Design SP_wocg, start of the top module:
module SP_wocg(
	clk,
	rst_n,
	in_valid,
	in_data,
	in_mode,
	out_valid,
	out_data
);
Size: ~8,400 cells after synthesis, ~520 flip-flops, roughly 0.060 mm^2 of cells after synthesis.
Settings: LEC_CHECK=0, ABC_AREA=1, CAP_MARGIN=10, CELL_PAD_IN_SITES_GLOBAL_PLACEMENT=0, CORE_MARGIN=2, CORE_UTILIZATION=72, CTS_CLUSTER_DIAMETER=188, CTS_CLUSTER_SIZE=37, HOLD_SLACK_MARGIN=0.3, SLEW_MARGIN=20, SYNTH_MEMORY_MAX_BITS=16384; clock period 5.07 ns.
run.sh (not shown) runs the stock make flow with config.mk's settings and CLKGATE_MAP_FILE=.
The starting point ended with an error in 5_1_grt.
Edit:
--- a/flow/config.mk
+++ b/flow/config.mk
@@ -7,3 +7,2 @@
 export LEC_CHECK = 0
-export ABC_AREA = 1
 export CAP_MARGIN = 10
@@ -12,5 +11,5 @@
 export CORE_UTILIZATION = 72
-export CTS_CLUSTER_DIAMETER = 188
-export CTS_CLUSTER_SIZE = 37
-export HOLD_SLACK_MARGIN = 0.3
+export CTS_CLUSTER_SIZE = 60
+export PLACE_DENSITY_LB_ADDON = 0.0
+export SETUP_SLACK_MARGIN = 0.97
 export SLEW_MARGIN = 20
==> flow/constraint.sdc (replaced) <==
create_clock -name core_clock -period 6.64 [get_ports {clk}]
set_input_delay 1.3280 -clock core_clock [delete_from_list [all_inputs] [get_ports {clk}]]
set_output_delay 1.3280 -clock core_clock [all_outputs]
set_load 0.01 [all_outputs]
=>
- This time the run finished with max-capacitance violations, max-slew violations, negative setup slack left
- die area fell by 0.55%
- synthesized area fell by 0.56%
- synthesized cell count fell by 19%
Edit:
--- a/flow/config.mk
+++ b/flow/config.mk
@@ -7,8 +7,11 @@
 export LEC_CHECK = 0
+export ABC_AREA = 1
 export CAP_MARGIN = 10
+export CELL_PAD_IN_SITES_DETAIL_PLACEMENT = 0
 export CELL_PAD_IN_SITES_GLOBAL_PLACEMENT = 0
+export CORE_ASPECT_RATIO = 0.66
 export CORE_MARGIN = 2
-export CORE_UTILIZATION = 72
-export CTS_CLUSTER_SIZE = 60
-export PLACE_DENSITY_LB_ADDON = 0.0
+export CORE_UTILIZATION = 63
+export MAX_ROUTING_LAYER = met4
+export PLACE_DENSITY_LB_ADDON = 0.04
 export SETUP_SLACK_MARGIN = 0.97
@@ -16 +19,2 @@
 export SYNTH_MEMORY_MAX_BITS = 16384
+export TNS_END_PERCENT = 15
Result: Now the flow finished clean; clock-buffer cell count went up by 1; global-route usage went down by 7.5 points; routed wire length went down by 20%; sequential cell count stays the same; die area went up by 15%.
Edit:
--- a/flow/config.mk
+++ b/flow/config.mk
@@ -10,6 +10,7 @@
 export CELL_PAD_IN_SITES_DETAIL_PLACEMENT = 0
-export CELL_PAD_IN_SITES_GLOBAL_PLACEMENT = 0
+export CELL_PAD_IN_SITES_GLOBAL_PLACEMENT = 3
 export CORE_ASPECT_RATIO = 0.66
-export CORE_MARGIN = 2
+export CORE_MARGIN = 7
 export CORE_UTILIZATION = 63
+export CTS_CLUSTER_DIAMETER = 276
 export MAX_ROUTING_LAYER = met4
The changed run never finished: it broke off in 3_1_place_gp_skip_io.
Die size came out higher by a few percent.
Synthesized cell count does not change.
Synthesized area does not change.
Edit:
==> flow/config.mk (replaced) <==
export PLATFORM = sky130hd
export DESIGN_NAME = SP_wocg
export DESIGN_NICKNAME = SP_wocg
export VERILOG_FILES = /design/flow/design.v
export SDC_FILE = /design/flow/constraint.sdc
export NUM_CORES = 4
export LEC_CHECK = 0
export ABC_AREA = 0
export CAP_MARGIN = 10
export CELL_PAD_IN_SITES_DETAIL_PLACEMENT = 2
export CELL_PAD_IN_SITES_GLOBAL_PLACEMENT = 3
export CORE_ASPECT_RATIO = 0.66
export CORE_MARGIN = 7
export CORE_UTILIZATION = 37
export CTS_CLUSTER_DIAMETER = 276
export MAX_ROUTING_LAYER = met4
export PLACE_DENSITY_LB_ADDON = 0.12
export SETUP_SLACK_MARGIN = -0.04
export SLEW_MARGIN = 20
export SYNTH_MEMORY_MAX_BITS = 16384
export TNS_END_PERCENT = 20
The new run went through all stages and came out clean.
Die area rises by about 66%.
Synthesized area is lower by 0.56%.
Synthesized cell count came out lower by about 19%.
Edit:
==> flow/config.mk (replaced) <==
export PLATFORM = sky130hd
export DESIGN_NAME = SP_wocg
export DESIGN_NICKNAME = SP_wocg
export VERILOG_FILES = /design/flow/design.v
export SDC_FILE = /design/flow/constraint.sdc
export NUM_CORES = 4
export LEC_CHECK = 0
export CAP_MARGIN = 10
export CELL_PAD_IN_SITES_DETAIL_PLACEMENT = 1
export CELL_PAD_IN_SITES_GLOBAL_PLACEMENT = 0
export CORE_ASPECT_RATIO = 0.66
export CORE_MARGIN = 2
export CORE_UTILIZATION = 63
export MAX_ROUTING_LAYER = met4
export PLACE_DENSITY_LB_ADDON = 0.04
export SETUP_SLACK_MARGIN = 0.97
export SLEW_MARGIN = 20
export SYNTH_MEMORY_MAX_BITS = 16384
Result: The changed run aborted during 4_1_cts with DPL-0033. Die area falls by 44%. Synthesized area stays the same. Synthesized cell count is unchanged.

---

violet:
SP_wocg again, from the RTL that the note above started with.
make LEC_CHECK=0 ABC_AREA=1 CAP_MARGIN=20 CELL_PAD_IN_SITES_DETAIL_PLACEMENT=1 CORE_ASPECT_RATIO=0.53 CORE_MARGIN=2 CORE_UTILIZATION=40 CTS_CLUSTER_DIAMETER=371 GPL_TIMING_DRIVEN=0 MAX_ROUTING_LAYER=met5 MIN_ROUTING_LAYER=met2 SLEW_MARGIN=30 SYNTH_MEMORY_MAX_BITS=16384 TNS_END_PERCENT=75 finish   # period 9.18 ns
violet did not finish; a tool error ended it in 5_1_grt.
What fjord does differently from violet at the input level:
- changing CORE_UTILIZATION from 40 to 72
- removing CELL_PAD_IN_SITES_DETAIL_PLACEMENT (formerly 1)
- removing TNS_END_PERCENT (formerly 75)
- removing MAX_ROUTING_LAYER (formerly met5)
- removing GPL_TIMING_DRIVEN (formerly 0)
- removing CTS_CLUSTER_DIAMETER (formerly 371)
- removing CORE_ASPECT_RATIO (formerly 0.53)
- removing MIN_ROUTING_LAYER (formerly met2)
- changing SLEW_MARGIN from 30 to 20
- changing the clock period (ns, I/O delays scaled along) from 9.18 to 5.25
--- outcome ---
Seen in the log of fjord: GRT-0232 during 5_1_grt, after which the run never completed. Placed standard-cell area came out higher on fjord than on violet. Total of buffers placed on input and output ports, violet and fjord: smaller value in violet. Sort violet and fjord by post-CTS setup buffer count desc -> top: fjord. fjord vs violet, core outline area went down by about 45%.
What maple does differently from fjord at the input level:
- ABC_AREA removed (was 1)
- CORE_UTILIZATION changed from 72 to 11
- the clock period (ns, I/O delays scaled along) changed from 5.25 to 9.77
maple did not stop at any stage, and its layout met the timing, design-rule and antenna checks. Cmp maple and fjord / yosys stat chip area / higher: fjord. Diff fjord -> maple: post-synthesis compound-gate area fraction went up, cell area after technology mapping decreased by 0.56% relative to the old numbers, die area climbed 0.46 mm^2. Delta (maple minus fjord): floorplan die height +150%, number of nets produced by synthesis went down, simple-gate portion of the synthesized area went down.
Input changes introduced in zinc (baseline for comparison: maple):
- a change of CORE_UTILIZATION from 11 to 70
- a change of the clock period (ns, I/O delays scaled along) from 9.77 to 6.35
## What came out
From maple to zinc the numbers moved as follows: well tap count has decreased; post-synthesis to final-layout area growth decreased 9.7 points; final area lower.
Input changes introduced in ember (baseline for comparison: zinc):
- setting CTS_CLUSTER_DIAMETER to 33 for the first time
- changing CORE_UTILIZATION from 70 to 69
- changing the clock period (ns, I/O delays scaled along) from 6.35 to 3.22
==> comparison <==
- zinc: flow completed, timing, DRC and antenna clean
- Status(ember) = ERROR, stage = 4_1_cts
- Reported for ember and zinc, post-synthesis cell count turned out identical to the last digit.
- Half-perimeter wire length after placement (ember / zinc): 1.3
- When ember is measured against zinc, its height of the die turns out 0.71% higher.
- The fraction of the yosys area taken by sequential cells was comparable across ember and zinc.
- Taking zinc as the reference, in ember x dimension of the die now sits higher, effective utilization at floorplan fell 0.44 points.
- As far as number of enable-type register cells in the synthesized netlist goes, zinc and ember are indistinguishable; the numbers are identical.
- NOTE overall die area zinc->ember increased slightly

---

Starting RTL as in the previous note.
clock: 4.76 ns
lec_check: 0
cap_margin: 40
core_margin: 2
core_utilization: 72
cts_cluster_diameter: 213
cts_cluster_size: 100
setup_slack_margin: 1.12
slew_margin: 20
synth_memory_max_bits: 16384
tns_end_percent: 10
The first run aborted during 5_1_grt on GRT-0232.
Rerun with:
Settings changed: CAP_MARGIN 40 to 20, CORE_UTILIZATION 72 to 70, CTS_CLUSTER_DIAMETER 213 to unset, CTS_CLUSTER_SIZE 100 to unset, SETUP_SLACK_MARGIN 1.12 to unset, TNS_END_PERCENT 10 to unset.
Clock period 4.76 ns to 6.3 ns, I/O delays scaled along.
Now the flow passed the timing, design-rule and antenna checks.
Die size grows by 2.8%.
Synthesized cell count is unchanged.
Synthesized area is unchanged.
Rerun with:
Settings changed: ABC_AREA set to 1, MAX_ROUTING_LAYER set to met4.
Clock period 6.3 ns to 5.25 ns, I/O delays scaled along.
Effect:
- The changed run stopped in 5_1_grt
- synthesized area grows by 0.56%
- synthesized cell count increases by about 23%
- die area came out higher by 0.56%
Rerun with:
Settings changed: CORE_UTILIZATION 70 to 64, MAX_ROUTING_LAYER met4 to unset, SETUP_SLACK_MARGIN set to 1.88.
Clock period 5.25 ns to 8.26 ns, I/O delays scaled along.
Now the flow finished clean.
Area after synthesis stays the same.
Die area rose by 9.2%.
Synthesized cell count stays the same.

---

Starting RTL as in the previous note.
export LEC_CHECK = 0
export CAP_MARGIN = 10
export CELL_PAD_IN_SITES_GLOBAL_PLACEMENT = 1
export CORE_MARGIN = 2
export CORE_UTILIZATION = 70
export CTS_CLUSTER_SIZE = 37
export PLACE_DENSITY = 0.64
export SETUP_SLACK_MARGIN = 0.97
export SLEW_MARGIN = 20
export SYNTH_MEMORY_MAX_BITS = 16384
create_clock -name core_clock -period 6.64 [get_ports {clk}]
The first run never finished: it broke off in global placement without I/O.
Then changed:
--- a/flow/config.mk
+++ b/flow/config.mk
@@ -10,5 +10,4 @@
 export CORE_MARGIN = 2
-export CORE_UTILIZATION = 70
-export CTS_CLUSTER_SIZE = 37
-export PLACE_DENSITY = 0.64
+export CORE_UTILIZATION = 63
+export PLACE_DENSITY_LB_ADDON = 0.04
 export SETUP_SLACK_MARGIN = 0.97
Result:
- With this change the flow finished with timing, DRC and antenna clean
- die area rose by 11%
- synthesized area is unchanged
- synthesized cell count is unchanged
Then changed:
--- a/flow/config.mk
+++ b/flow/config.mk
@@ -8,6 +8,6 @@
 export CAP_MARGIN = 10
-export CELL_PAD_IN_SITES_GLOBAL_PLACEMENT = 1
+export CELL_PAD_IN_SITES_GLOBAL_PLACEMENT = 0
 export CORE_MARGIN = 2
-export CORE_UTILIZATION = 63
-export PLACE_DENSITY_LB_ADDON = 0.04
+export CORE_UTILIZATION = 72
+export PLACE_DENSITY = 0.35
 export SETUP_SLACK_MARGIN = 0.97
Now the flow stopped in global routing.
Area after synthesis is unchanged.
Die size went down by about 12%.
Synthesized cell count does not change.
Then changed:
--- a/flow/config.mk
+++ b/flow/config.mk
@@ -10,4 +10,4 @@
 export CORE_MARGIN = 2
-export CORE_UTILIZATION = 72
-export PLACE_DENSITY = 0.35
+export CORE_UTILIZATION = 70
+export PLACE_DENSITY = 0.64
 export SETUP_SLACK_MARGIN = 0.97
Result: The new run finished with timing, DRC and antenna clean. Synthesized cell count is unchanged. Synthesized area stays the same. Die area grows by 2.8%.
Then changed:
--- a/flow/config.mk
+++ b/flow/config.mk
@@ -8,5 +8,6 @@
 export CAP_MARGIN = 10
-export CELL_PAD_IN_SITES_GLOBAL_PLACEMENT = 0
+export CELL_PAD_IN_SITES_GLOBAL_PLACEMENT = 1
 export CORE_MARGIN = 2
 export CORE_UTILIZATION = 70
+export CTS_CLUSTER_SIZE = 34
 export PLACE_DENSITY = 0.64
Now the flow aborted during global placement without I/O.
Synthesized cell count stays the same.
Area after synthesis stays the same.
Die area stays the same.
Then changed:
--- a/flow/config.mk
+++ b/flow/config.mk
@@ -8,7 +8,6 @@
 export CAP_MARGIN = 10
-export CELL_PAD_IN_SITES_GLOBAL_PLACEMENT = 1
+export CELL_PAD_IN_SITES_GLOBAL_PLACEMENT = 0
 export CORE_MARGIN = 2
-export CORE_UTILIZATION = 70
-export CTS_CLUSTER_SIZE = 34
-export PLACE_DENSITY = 0.64
+export CORE_UTILIZATION = 72
+export PLACE_DENSITY = 0.66
 export SETUP_SLACK_MARGIN = 0.97
Outcome: This time the run failed in global routing; die area came out lower by 2.7%; area after synthesis does not change; synthesized cell count stays the same.

---

Starting RTL as in the previous note.
// SP_wocg
module SP_wocg(
	clk,
	rst_n,
	in_valid,
	in_data,
	in_mode,
	out_valid,
	out_data
);
make LEC_CHECK=0 CAP_MARGIN=10 CELL_PAD_IN_SITES_GLOBAL_PLACEMENT=1 CORE_MARGIN=2 CORE_UTILIZATION=72 PLACE_DENSITY_LB_ADDON=0.04 SETUP_SLACK_MARGIN=-0.38 SLEW_MARGIN=20 SYNTH_MEMORY_MAX_BITS=16384 finish   # period 5.1 ns
The starting point never finished: it broke off in 3_1_place_gp_skip_io (FLW-0024).
==> next run, changes <==
ABC_AREA = 1   (was default)
CAP_MARGIN = 20   (was 10)
CELL_PAD_IN_SITES_GLOBAL_PLACEMENT = default   (was 1)
CTS_CLUSTER_DIAMETER = 225   (was default)
PLACE_DENSITY_LB_ADDON = default   (was 0.04)
SETUP_SLACK_MARGIN = default   (was -0.38)
clock period = 2.68 ns   (was 5.1 ns; I/O delays follow)
Effect:
- This time the run never finished: it broke off in 4_1_cts on DPL-0038
- synthesized cell count came out higher by about 23%
- die size climbs by 0.56%
- synthesized area rises by 0.56%
==> next run, changes <==
ABC_AREA = default   (was 1)
CORE_UTILIZATION = 40   (was 72)
CTS_CLUSTER_DIAMETER = default   (was 225)
clock period = 13.5 ns   (was 2.68 ns; I/O delays follow)
The new run ran to the end with no violations. Die area went up by 78%. Area after synthesis went down by about 0.56%. Synthesized cell count went down by 19%.
==> next run, changes <==
CORE_UTILIZATION = 69   (was 40)
clock period = 7.58 ns   (was 13.5 ns; I/O delays follow)
Result:
- The changed run ran to the end with no violations
- cell count is lower by 8.5%
- die size is lower by 42%
- via count is higher by 2.8%
- routed wire length is lower by 4.9%
- clock-buffer cell count is lower by 14
==> next run, changes <==
ABC_AREA = 1   (was default)
CORE_UTILIZATION = 70   (was 69)
CTS_CLUSTER_SIZE = 72   (was default)
clock period = 5.29 ns   (was 7.58 ns; I/O delays follow)
Effect:
- With this change the flow did not get past 5_1_grt on GRT-0232
- synthesized cell count goes up by about 23%
- area after synthesis is higher by about 0.56%
- die area decreases by 0.86%
==> next run, changes <==
ABC_AREA = default   (was 1)
CORE_UTILIZATION = 72   (was 70)
CTS_CLUSTER_SIZE = default   (was 72)
clock period = 6.72 ns   (was 5.29 ns; I/O delays follow)
Effect:
- This time the run passed the timing, design-rule and antenna checks
- area after synthesis came out lower slightly
- synthesized cell count came out lower by about a fifth
- die size came out lower by a few percent

---

== build 30 ==
Starting RTL as in the previous note.
// SP_wocg
module SP_wocg(
	clk,
	rst_n,
	in_valid,
	in_data,
	in_mode,
	out_valid,
	out_data
);
input clk, rst_n, in_valid;
input [2:0] in_mode;
input [8:0] in_data;
output reg out_valid;
output reg [8:0] out_data;
genvar idx;
integer i;
localparam IDLE = 4'b0000;
localparam INV  = 4'b0001;
localparam MUL  = 4'b0010;
localparam SORT = 4'b0100;
localparam SUM  = 4'b1000;
reg [3:0] cur_state,next_state;
reg [4:0] cnt;
reg [2:0] cnt_data;
reg [8:0] data_temp;
reg [10:0] data_sum [0:5]; 
reg [2:0] mode_r;
wire idle_state = cur_state == IDLE;
wire inv_in_valid  = cur_state[0] && cnt < 6;
wire mul_in_valid  = cur_state[1] && cnt < 6;
wire sort_in_valid = cur_state[2] && cnt < 6;
wire sum_in_valid  = cur_state[3] && cnt < 6;
wire inv_out_valid,mul_out_valid,sort_out_valid;
wire [8:0] inv_out_data,mul_out_data,sort_out_data;
wire [8:0] sum_mod_out_w;   
wire inv_done  = cur_state[0] && cnt == 'd18;
wire mul_done  = cur_state[1] && cnt == 'd12;
wire sort_done = cur_state[2] && cnt == 'd11;
reg  sum_done ;
wire mode0_cnt_flag = cur_state[3] && mode_r == 'd0 && cnt == 'd5;
always @(posedge clk or negedge rst_n) begin
	if (!rst_n) begin
		cur_state <= IDLE;
	end
	else begin
		cur_state <= next_state;
	end
end
always @(*) begin
	case(cur_state)
		IDLE : next_state = in_valid  ? in_mode[0] ? INV : in_mode[1] ? MUL : in_mode[2] ? SORT : SUM : IDLE;
		INV  : next_state = inv_done  ? mode_r[1] ? MUL : mode_r[2] ? SORT : SUM : INV;
		MUL  : next_state = mul_done  ? mode_r[2] ? SORT : SUM : MUL;
		SORT : next_state = sort_done ? SUM : SORT;
		SUM  : next_state = sum_done  ? IDLE : SUM;
		default : next_state = IDLE;
	endcase
end
always @(*) begin 
	if(cur_state[3]) begin
		if(mode_r == 'd0) sum_done = cnt == 'd12;
		else sum_done = cnt == 'd7;
	end
  ...
make LEC_CHECK=0 ABC_AREA=1 CAP_MARGIN=10 CELL_PAD_IN_SITES_GLOBAL_PLACEMENT=0 CORE_MARGIN=2 CORE_UTILIZATION=72 CTS_CLUSTER_DIAMETER=188 CTS_CLUSTER_SIZE=83 HOLD_SLACK_MARGIN=0.3 PLACE_DENSITY=0.4 SETUP_SLACK_MARGIN=1.23 SLEW_MARGIN=20 SYNTH_MEMORY_MAX_BITS=16384 finish   # period 5.07 ns
Run status, build 30: aborted in global routing (5_1_grt), error GRT-0116
The following lists how build 90 was set up differently from build 30:
- removing ABC_AREA (formerly 1)
- removing CTS_CLUSTER_SIZE (formerly 83)
- removing PLACE_DENSITY (formerly 0.4)
- removing SETUP_SLACK_MARGIN (formerly 1.23)
- removing CELL_PAD_IN_SITES_GLOBAL_PLACEMENT (formerly 0)
- changing CORE_UTILIZATION from 72 to 40
- removing HOLD_SLACK_MARGIN (formerly 0.3)
- changing CAP_MARGIN from 10 to 20
- removing CTS_CLUSTER_DIAMETER (formerly 188)
- changing the clock period (ns, I/O delays scaled along) from 5.07 to 8.0
--- outcome ---
Build 90 finished every step from synthesis to the final layout, and the layout passed the timing, design-rule and antenna checks. Compared with build 30, build 90 shows a lower area fraction in and, or, nand and nor cells. Build 90: post-CTS resize count is 795 lower than what build 30 reported. Diff build 30 -> build 90: fraction of synthesized cell area in xor and xnor cells roughly the same; weighted congestion at the end of routability-driven global placement shows a reduction of about 10%. The final reports for build 90 and build 30 show Yosys chip area lower in the former.
Changes in build 19 relative to build 90:
- an added MAX_ROUTING_LAYER of met4
- an added GPL_TIMING_DRIVEN of 1
- a change of CORE_UTILIZATION from 40 to 39
- an added CELL_PAD_IN_SITES_DETAIL_PLACEMENT of 1
As far as number of distinct standard cells referenced by the synthesized netlist goes, build 19 and build 90 are indistinguishable; the numbers are identical.
Build 90 → build 19: global-route wire length before repair saw an increase; share of cell area taken by flip-flops and latches saw little to no change; xor and xnor fraction of the mapped netlist area saw little to no change; maximum fanout along the worst path saw an increase; post-route minimum period saw an increase.
In the route summary, build 19 ends up with a via count exceeding that of build 90.
